==> flow/design.v <==
`timescale 1ns / 1ps
module startup_controller(
	input clk,
	input rst,
	input start,
	input stop,
	output reg mcu_pwr,
	output reg is_sending,
	output reg ready
);
reg is_pulling_low, is_waiting_for_clock, is_waiting_for_bkgd_stable;
reg [15:0] timer;
always @(posedge clk) begin
	if (rst || stop) begin  
		is_pulling_low <= 0;
		is_waiting_for_clock <= 0;
		is_waiting_for_bkgd_stable <= 0;
		is_sending <= 0;
		mcu_pwr <= 0;
		ready <= 1;
	end else if (start) begin
		is_pulling_low <= 1;
		is_sending <= 1;
		timer <= 250;  
		ready <= 0;
	end else if (is_pulling_low) begin
		if (timer == 0) begin
			mcu_pwr <= 1;
			is_pulling_low <= 0;
			is_waiting_for_clock <= 1;
			timer <= 1200;  
		end else begin
			timer <= timer - 1;
		end
	end else if (is_waiting_for_clock) begin
		if (timer == 0) begin
			is_sending <= 0;  
			is_waiting_for_clock <= 0;
			is_waiting_for_bkgd_stable <= 1;
			timer <= 500;  
		end else begin
			timer <= timer - 1;
		end
	end else if (is_waiting_for_bkgd_stable) begin
		if (timer == 0) begin
			is_waiting_for_bkgd_stable <= 0;
			ready <= 1;
		end else begin
			timer <= timer - 1;
		end
	end
end
endmodule
`timescale 1ns / 1ps
module sync_controller(
	input clk,
	input rst,
	input bkgd_in,
	output is_sending,
	input start_sync,
	output [31:0] sync_length,
	output sync_length_is_ready,
	output reg ready,
	output [4:0] debug
);
parameter HIGHTIME = 32'd6500;  
reg [2:0] state;
reg [31:0] sync_count;
assign debug = {2'd0, state};
assign is_sending = state == 1;
assign sync_length = sync_count;
assign sync_length_is_ready = (state != 1) && (state != 4);
always @(posedge clk) begin
	sync_count <= sync_count;
	if (rst) begin
		state <= 0;
		sync_count <= HIGHTIME;  
		ready <= 0;
	end else if (start_sync) begin
		state <= 1;
		sync_count <= HIGHTIME;
		ready <= 0;
	end else if (state == 1) begin
		if (sync_count == 0) begin
			state <= 2;
			sync_count <= 8'h0f;
		end else begin
			sync_count <= sync_count - 1;
		end
	end else if (state == 2) begin
		if (sync_count == 0) begin
			state <= 3;
		end else begin
			sync_count <= sync_count - 1;
		end
	end else if (state == 3) begin
		if (bkgd_in == 0) begin
			state <= 4;
		end
	end else if (state == 4) begin
		if (bkgd_in == 1) begin
			state <= 0;
			ready <= 1;
		end else begin
			sync_count <= sync_count + 1;
		end
	end
end
endmodule
`timescale 1ns / 1ps
module bdc_clk_pulse_generator(
	input clk,
	input rst,
	output bdc_clk_pulse,
	input [31:0] sync_length,
	input set_sync_length
);
reg [15:0] counter;
reg [31:0] target_time;  
reg [31:0] residual;
assign bdc_clk_pulse = counter == 0;
always @(posedge clk) begin
	if (rst) begin
		counter <= 0;
		target_time <= 0;
		residual <= 0;
	end else if (set_sync_length) begin
		target_time <= sync_length;
		residual <= sync_length;
	end else if (counter > residual[31:7]) begin
		counter <= 0;
		residual <= residual[6:0] + target_time;
	end else begin
		counter <= counter + 1;
	end
end
endmodule
`timescale 1ns / 1ps
module bdc_interface(
	input clk,
	input rst,
	output reg is_sending,
	input bkgd_in,
	input tgt_clk_pulse,
	input [7:0] data_in,
	input send_data,
	output reg [7:0] data_out,
	input read_data,
	output ready
);
reg [3:0] state;
reg [7:0] tgt_clk_timer;
reg [7:0] data;
reg [3:0] bitsleft;
assign ready = state == 0 && !read_data && !send_data;
always @(posedge clk) begin
	if (rst) begin
		state <= 0;
		tgt_clk_timer <= 0;
		is_sending <= 0;
	end else if (tgt_clk_timer > 0) begin
		if (tgt_clk_pulse) begin
			tgt_clk_timer <= tgt_clk_timer - 1;
		end
	end else begin
		case (state)
		0: begin
			if (send_data) begin
				state <= 1;
				data <= data_in;
				bitsleft <= 8;
			end else if (read_data) begin
				state <= 3;
				bitsleft <= 8;
			end
		end
		1: begin
			if (bitsleft > 0) begin
				state <= 2;
				is_sending <= 1;
				if (data[7]) begin
					tgt_clk_timer <= 4;
				end else begin
					tgt_clk_timer <= 14;
				end
			end else begin
				state <= 0;
			end
		end
		2: begin
			is_sending <= 0;
			if (data[7]) begin
				tgt_clk_timer <= 14;
			end else begin
				tgt_clk_timer <= 4;
			end
			state <= 1;
			bitsleft <= bitsleft - 1;
			data <= {data[6:0], 1'd0};
		end
		3: begin
			if (bitsleft > 0) begin
				is_sending <= 1;
				tgt_clk_timer <= 3;
				state <= 4;
			end else begin
				data_out <= data;
				state <= 0;
			end
		end
		4: begin
			is_sending <= 0;
			tgt_clk_timer <= 7;
			state <= 5;
		end
		5: begin
			data <= {data[6:0], bkgd_in};
			bitsleft <= bitsleft - 1;
			tgt_clk_timer <= 6;
			state <= 3;
		end
		endcase
	end
end
endmodule
`timescale 1ns / 1ps
module bdm(
	input clk,
	input rst,
	input bkgd_in,
	output bkgd_out,
	output bkgd_is_high_z,
	output mcu_pwr,
	output mcu_vpp,
	input do_read,
	input do_write,
	input do_start_mcu,
	input do_stop_mcu,
	input do_delay,
	input do_echo_test,
	input do_enable_vpp,
	input do_disable_vpp,
	input do_echo_sync_value,
	input do_resync,
	input [7:0] data_in,
	output [7:0] data_out,
	output ready,
	output reg valid,
	output [3:0] debug
);
reg [7:0] echo_data;
wire [31:0] sync_count;
wire sync_is_sending;
wire [4:0] sync_debug;
reg sync_start;
wire sync_ready;
wire startup_start;
reg startup_stop;
wire startup_is_sending, startup_ready;
wire bdc_is_sending, bdc_ready;
wire [7:0] bdc_data_out;
wire bdc_read_data, bdc_send_data;
wire hold_commands_in_reset;
assign hold_commands_in_reset = 1'd0;  
wire bdc_clk_pulse;
reg [3:0] state;
reg [7:0] delay_counter;
startup_controller startup_controller(
	.clk(clk),
	.rst(rst || hold_commands_in_reset),
	.start(startup_start),
	.stop(startup_stop),
	.mcu_pwr(mcu_pwr),
	.is_sending(startup_is_sending),
	.ready(startup_ready)
);
sync_controller sync_controller(
	.clk(clk),
	.rst(rst || hold_commands_in_reset || do_stop_mcu || do_resync),
	.bkgd_in(bkgd_in),
	.is_sending(sync_is_sending),
	.start_sync(sync_start),
	.sync_length(sync_count),
	.sync_length_is_ready(),
	.ready(sync_ready),
	.debug(sync_debug)
);
reg set_bdc_pulse_gen;
bdc_clk_pulse_generator bdc_clk_pulse_generator(
	.clk(clk),
	.rst(rst || hold_commands_in_reset),
	.bdc_clk_pulse(bdc_clk_pulse),
	.sync_length(sync_count),
	.set_sync_length(set_bdc_pulse_gen)
);
bdc_interface bdc_interface(
	.clk(clk),
	.rst(rst || hold_commands_in_reset),
	.is_sending(bdc_is_sending),
	.bkgd_in(bkgd_in),
	.tgt_clk_pulse(bdc_clk_pulse),
	.data_in(data_in),
	.send_data(bdc_send_data),
	.data_out(bdc_data_out),
	.read_data(bdc_read_data),
	.ready(bdc_ready)
);
assign debug = sync_debug; 
assign bkgd_out = 1'd0;
assign bkgd_is_high_z =
	(state == 1 && startup_is_sending) ? 1'd0 :
	(state == 2 && sync_is_sending) ? 1'd0 :
	(state == 3 && bdc_is_sending) ? 1'd0 :
	(state == 4 && bdc_is_sending) ? 1'd0 :
	1'd1;
assign startup_start = state == 0 && do_start_mcu;
assign bdc_read_data = state == 0 && do_read;
assign bdc_send_data = state == 0 && do_write;
assign data_out =
	state == 5 ? echo_data :
	state == 7 ? sync_count[15:8] :
	state == 8 ? sync_count[7:0] :
	bdc_data_out;
assign ready = state == 0 && !do_start_mcu && !do_stop_mcu && !do_read && !do_write && !do_delay && !do_echo_test && !do_echo_sync_value && !do_resync;
reg vpp_enabled;
assign mcu_vpp = vpp_enabled;
always @(posedge clk) begin
	startup_stop <= 0;
	sync_start <= 0;
	set_bdc_pulse_gen <= 0;
	valid <= 0;
	if (rst) begin
		state <= 0;
		vpp_enabled <= 0;
	end else if (state == 0) begin
		if (do_start_mcu) begin
			state <= 1;
		end else if (do_stop_mcu) begin
			startup_stop <= 1;
		end else if (do_read) begin
			state <= 3;
		end else if (do_write) begin
			state <= 4;
		end else if (do_delay) begin
			state <= 6;
			delay_counter <= {data_in, 4'd0};
		end else if (do_echo_test) begin
			state <= 5;
			echo_data <= data_in;
			valid <= 1;
		end else if (do_enable_vpp) begin
			vpp_enabled <= 1;
		end else if (do_disable_vpp) begin
			vpp_enabled <= 0;
		end else if (do_echo_sync_value) begin
			state <= 7;
			valid <= 1;
		end else if (do_resync) begin
			state <= 2;
			sync_start <= 1;
		end
	end else if (state == 1) begin
		if (startup_ready) begin
			state <= 2;
			sync_start <= 1;
		end
	end else if (state == 2) begin
		if (sync_ready) begin
			set_bdc_pulse_gen <= 1;
			state <= 0;
		end
	end else if (state == 3) begin
		if (bdc_ready) begin
			state <= 0;
			valid <= 1;
		end
	end else if (state == 4) begin
		if (bdc_ready) begin
			state <= 0;
		end
	end else if (state == 6) begin
		if (delay_counter == 0) begin
			state <= 0;
		end else begin
			delay_counter <= delay_counter - 1;
		end
	end else if (state == 5) begin
		state <= 0;
	end else if (state == 7) begin
		state <= 8;
		valid <= 1;
	end else if (state == 8) begin
		state <= 0;
	end
end
endmodule
clock: 6.77 ns
lec_check: 0
abc_area: 1
cap_margin: 0
cell_pad_in_sites_detail_placement: 2
core_margin: 7
core_utilization: 68
cts_cluster_diameter: 133
gpl_routability_driven: 1
gpl_timing_driven: 0
min_routing_layer: met2
place_density: 0.61
setup_slack_margin: -0.24
slew_margin: 30
tns_end_percent: 55
run.sh (not shown) runs the stock make flow with config.mk's settings and CLKGATE_MAP_FILE=.
The baseline failed in 3_5_place_dp.
Edit:
==> flow/config.mk (replaced) <==
export PLATFORM = sky130hd
export DESIGN_NAME = bdm
export DESIGN_NICKNAME = bdm
export VERILOG_FILES = /design/flow/design.v
export SDC_FILE = /design/flow/constraint.sdc
export NUM_CORES = 4
export LEC_CHECK = 0
export ABC_AREA = 1
export CAP_MARGIN = 20
export CORE_MARGIN = 2
export CORE_UTILIZATION = 72
export CTS_CLUSTER_SIZE = 98
export SLEW_MARGIN = 20
export TNS_END_PERCENT = 10
==> flow/constraint.sdc (replaced) <==
create_clock -name core_clock -period 2.26 [get_ports {clk}]
set_input_delay 0.4520 -clock core_clock [delete_from_list [all_inputs] [get_ports {clk}]]
set_output_delay 0.4520 -clock core_clock [all_outputs]
set_load 0.01 [all_outputs]
Result:
- The changed run ran to the end with violations: setup timing
- synthesized cell count does not change
- synthesized area does not change
- die area decreases by 17%
Edit:
--- a/flow/config.mk
+++ b/flow/config.mk
@@ -8,7 +8,6 @@
 export ABC_AREA = 1
-export CAP_MARGIN = 20
+export CAP_MARGIN = 5
 export CORE_MARGIN = 2
 export CORE_UTILIZATION = 72
-export CTS_CLUSTER_SIZE = 98
+export CTS_CLUSTER_DIAMETER = 96
 export SLEW_MARGIN = 20
-export TNS_END_PERCENT = 10
==> flow/constraint.sdc (replaced) <==
create_clock -name core_clock -period 2.29 [get_ports {clk}]
set_input_delay 0.4580 -clock core_clock [delete_from_list [all_inputs] [get_ports {clk}]]
set_output_delay 0.4580 -clock core_clock [all_outputs]
set_load 0.01 [all_outputs]
- This time the run ran to the end with no violations
- synthesized cell count is unchanged
- cell count hardly moves
- clock power fell by about 2%
- register-to-register slack gains 100 ps
- non-clock buffer count is lower by 2
Edit:
--- a/flow/config.mk
+++ b/flow/config.mk
@@ -8,6 +8,5 @@
 export ABC_AREA = 1
-export CAP_MARGIN = 5
+export CAP_MARGIN = 20
 export CORE_MARGIN = 2
 export CORE_UTILIZATION = 72
-export CTS_CLUSTER_DIAMETER = 96
 export SLEW_MARGIN = 20
==> flow/constraint.sdc (replaced) <==
create_clock -name core_clock -period 2.8 [get_ports {clk}]
set_input_delay 0.5600 -clock core_clock [delete_from_list [all_inputs] [get_ports {clk}]]
set_output_delay 0.5600 -clock core_clock [all_outputs]
set_load 0.01 [all_outputs]
Result: Cell count went down by 1.5%. Hold slack improved by 120 ps. Via count went down by 1.0%. Wire length went down by 0.59%. Count of clock-buffer cells in the layout does not change. Setup slack got worse by 12 ps.
Edit:
--- a/flow/config.mk
+++ b/flow/config.mk
@@ -7,6 +7,5 @@
 export LEC_CHECK = 0
-export ABC_AREA = 1
 export CAP_MARGIN = 20
 export CORE_MARGIN = 2
-export CORE_UTILIZATION = 72
+export CORE_UTILIZATION = 66
 export SLEW_MARGIN = 20
==> flow/constraint.sdc (replaced) <==
create_clock -name core_clock -period 3.36 [get_ports {clk}]
set_input_delay 0.6720 -clock core_clock [delete_from_list [all_inputs] [get_ports {clk}]]
set_output_delay 0.6720 -clock core_clock [all_outputs]
set_load 0.01 [all_outputs]
What happened: The new run finished with timing, DRC and antenna clean. Synthesized cell count goes down by 29%. Non-clock buffer count goes up by 8. Core utilization goes down by 5.6 points. Die size goes down by 1.4%. Design area goes down by 9.4%. Worst hold slack gets better by 85 ps. Clock-buffer cell count goes up by 4.

* * *

RTL: the design.v shown in full above, as it stands there.
Settings: LEC_CHECK=0, CAP_MARGIN=20, CORE_MARGIN=2, CORE_UTILIZATION=68, SLEW_MARGIN=20; clock period 3.42 ns.
The starting point reached the layout checks and failed them: negative setup slack.
Then changed:
--- a/flow/config.mk
+++ b/flow/config.mk
@@ -9,3 +9,5 @@
 export CORE_MARGIN = 2
-export CORE_UTILIZATION = 68
+export CORE_UTILIZATION = 16
+export CTS_CLUSTER_SIZE = 49
+export PLACE_DENSITY_LB_ADDON = 0.07
 export SLEW_MARGIN = 20
==> flow/constraint.sdc (replaced) <==
create_clock -name core_clock -period 2.74 [get_ports {clk}]
set_input_delay 0.5480 -clock core_clock [delete_from_list [all_inputs] [get_ports {clk}]]
set_output_delay 0.5480 -clock core_clock [all_outputs]
set_load 0.01 [all_outputs]
Now the flow finished with timing, DRC and antenna clean.
First-iteration DRC count drops by 44%.
Combinational power grows by 54%.
Via count fell by about 0.6%.
Hold slack hardly moves.
Register-to-register slack is worse by 210 ps.
Sequential share of layout area drops by 4.5 points.
Final area climbs by about 15%.
Power goes up by about 40%.
Area after synthesis stays the same.
Die size increases to 4.1 times its value.
Routed wire length is higher by 46%.
Then changed:
--- a/flow/config.mk
+++ b/flow/config.mk
@@ -9,5 +9,3 @@
 export CORE_MARGIN = 2
-export CORE_UTILIZATION = 16
-export CTS_CLUSTER_SIZE = 49
-export PLACE_DENSITY_LB_ADDON = 0.07
+export CORE_UTILIZATION = 40
 export SLEW_MARGIN = 20
==> flow/constraint.sdc (replaced) <==
create_clock -name core_clock -period 5.0 [get_ports {clk}]
set_input_delay 1.0000 -clock core_clock [delete_from_list [all_inputs] [get_ports {clk}]]
set_output_delay 1.0000 -clock core_clock [all_outputs]
set_load 0.01 [all_outputs]
=> Hold slack gains 12 ps. Sequential cell count is unchanged. Count of clock-buffer cells in the layout falls by 13. Design area came out lower by 13%. Worst setup slack gets better by 890 ps.

* * *

Setup of wip/ember:
RTL: the design.v shown in full above, as it stands there.
Settings: LEC_CHECK=0, ABC_AREA=0, CAP_MARGIN=20, CORE_MARGIN=2, CORE_UTILIZATION=72, CTS_CLUSTER_DIAMETER=95, CTS_CLUSTER_SIZE=14, SETUP_SLACK_MARGIN=0.27, SLEW_MARGIN=20; clock period 2.31 ns.
wip/ember did not make it past 5_1_grt, where a tool error ended it.
## Diff of input files: wip/quartz against wip/ember
- PLACE_DENSITY_LB_ADDON now 0.08, previously not set
- CTS_CLUSTER_DIAMETER now 360, was 95
- ABC_AREA now 1, was 0
- SETUP_SLACK_MARGIN no longer set, was 0.27
- the clock period (ns, I/O delays scaled along) now 2.44, was 2.31
==> comparison <==
- Mean instance size in the synthesized netlist: wip/quartz < wip/ember
- From wip/quartz to wip/ember, clock sink count did not move at all.
- On buffer count from post-CTS setup fixing, the lower figure sits with wip/quartz, not wip/ember.
- Relative to wip/ember, the synthesized cell count of wip/quartz is higher by 567.
- The count of distinct cell types in the synthesized netlist reported for wip/quartz is smaller than that of wip/ember by 31%.
- Against wip/ember, wip/quartz reports a synthesized chip area reported by yosys that is higher.
- Status | wip/ember and wip/quartz | clean except wip/ember
- wip/ember: DPL-0038 in 5_1_grt -> run aborted
- Diff wip/ember -> wip/quartz: floorplan die height went up 6.7 um, weighted congestion at the end of routability-driven global placement went up 3.5%.
Setup changes, wip/quartz to wip/yarrow
- ABC_AREA no longer set, was 1
- CORE_UTILIZATION now 40, was 72
- PLACE_DENSITY_LB_ADDON no longer set, was 0.08
- CTS_CLUSTER_SIZE no longer set, was 14
- CTS_CLUSTER_DIAMETER no longer set, was 360
- the clock period (ns, I/O delays scaled along) now 4.08, was 2.44
[summary]
Summary: total power draw, wip/yarrow better than wip/quartz. For synthesized cell count, dividing the value from wip/yarrow by the value from wip/quartz gives 0.71. Floorplan die width (wip/yarrow vs. wip/quartz) increases by more than a quarter. Lower detailed-route wire length on metal 1 was reported by wip/quartz, not wip/yarrow.
Power figures rest on the tool's default switching activity, not on a simulated workload.
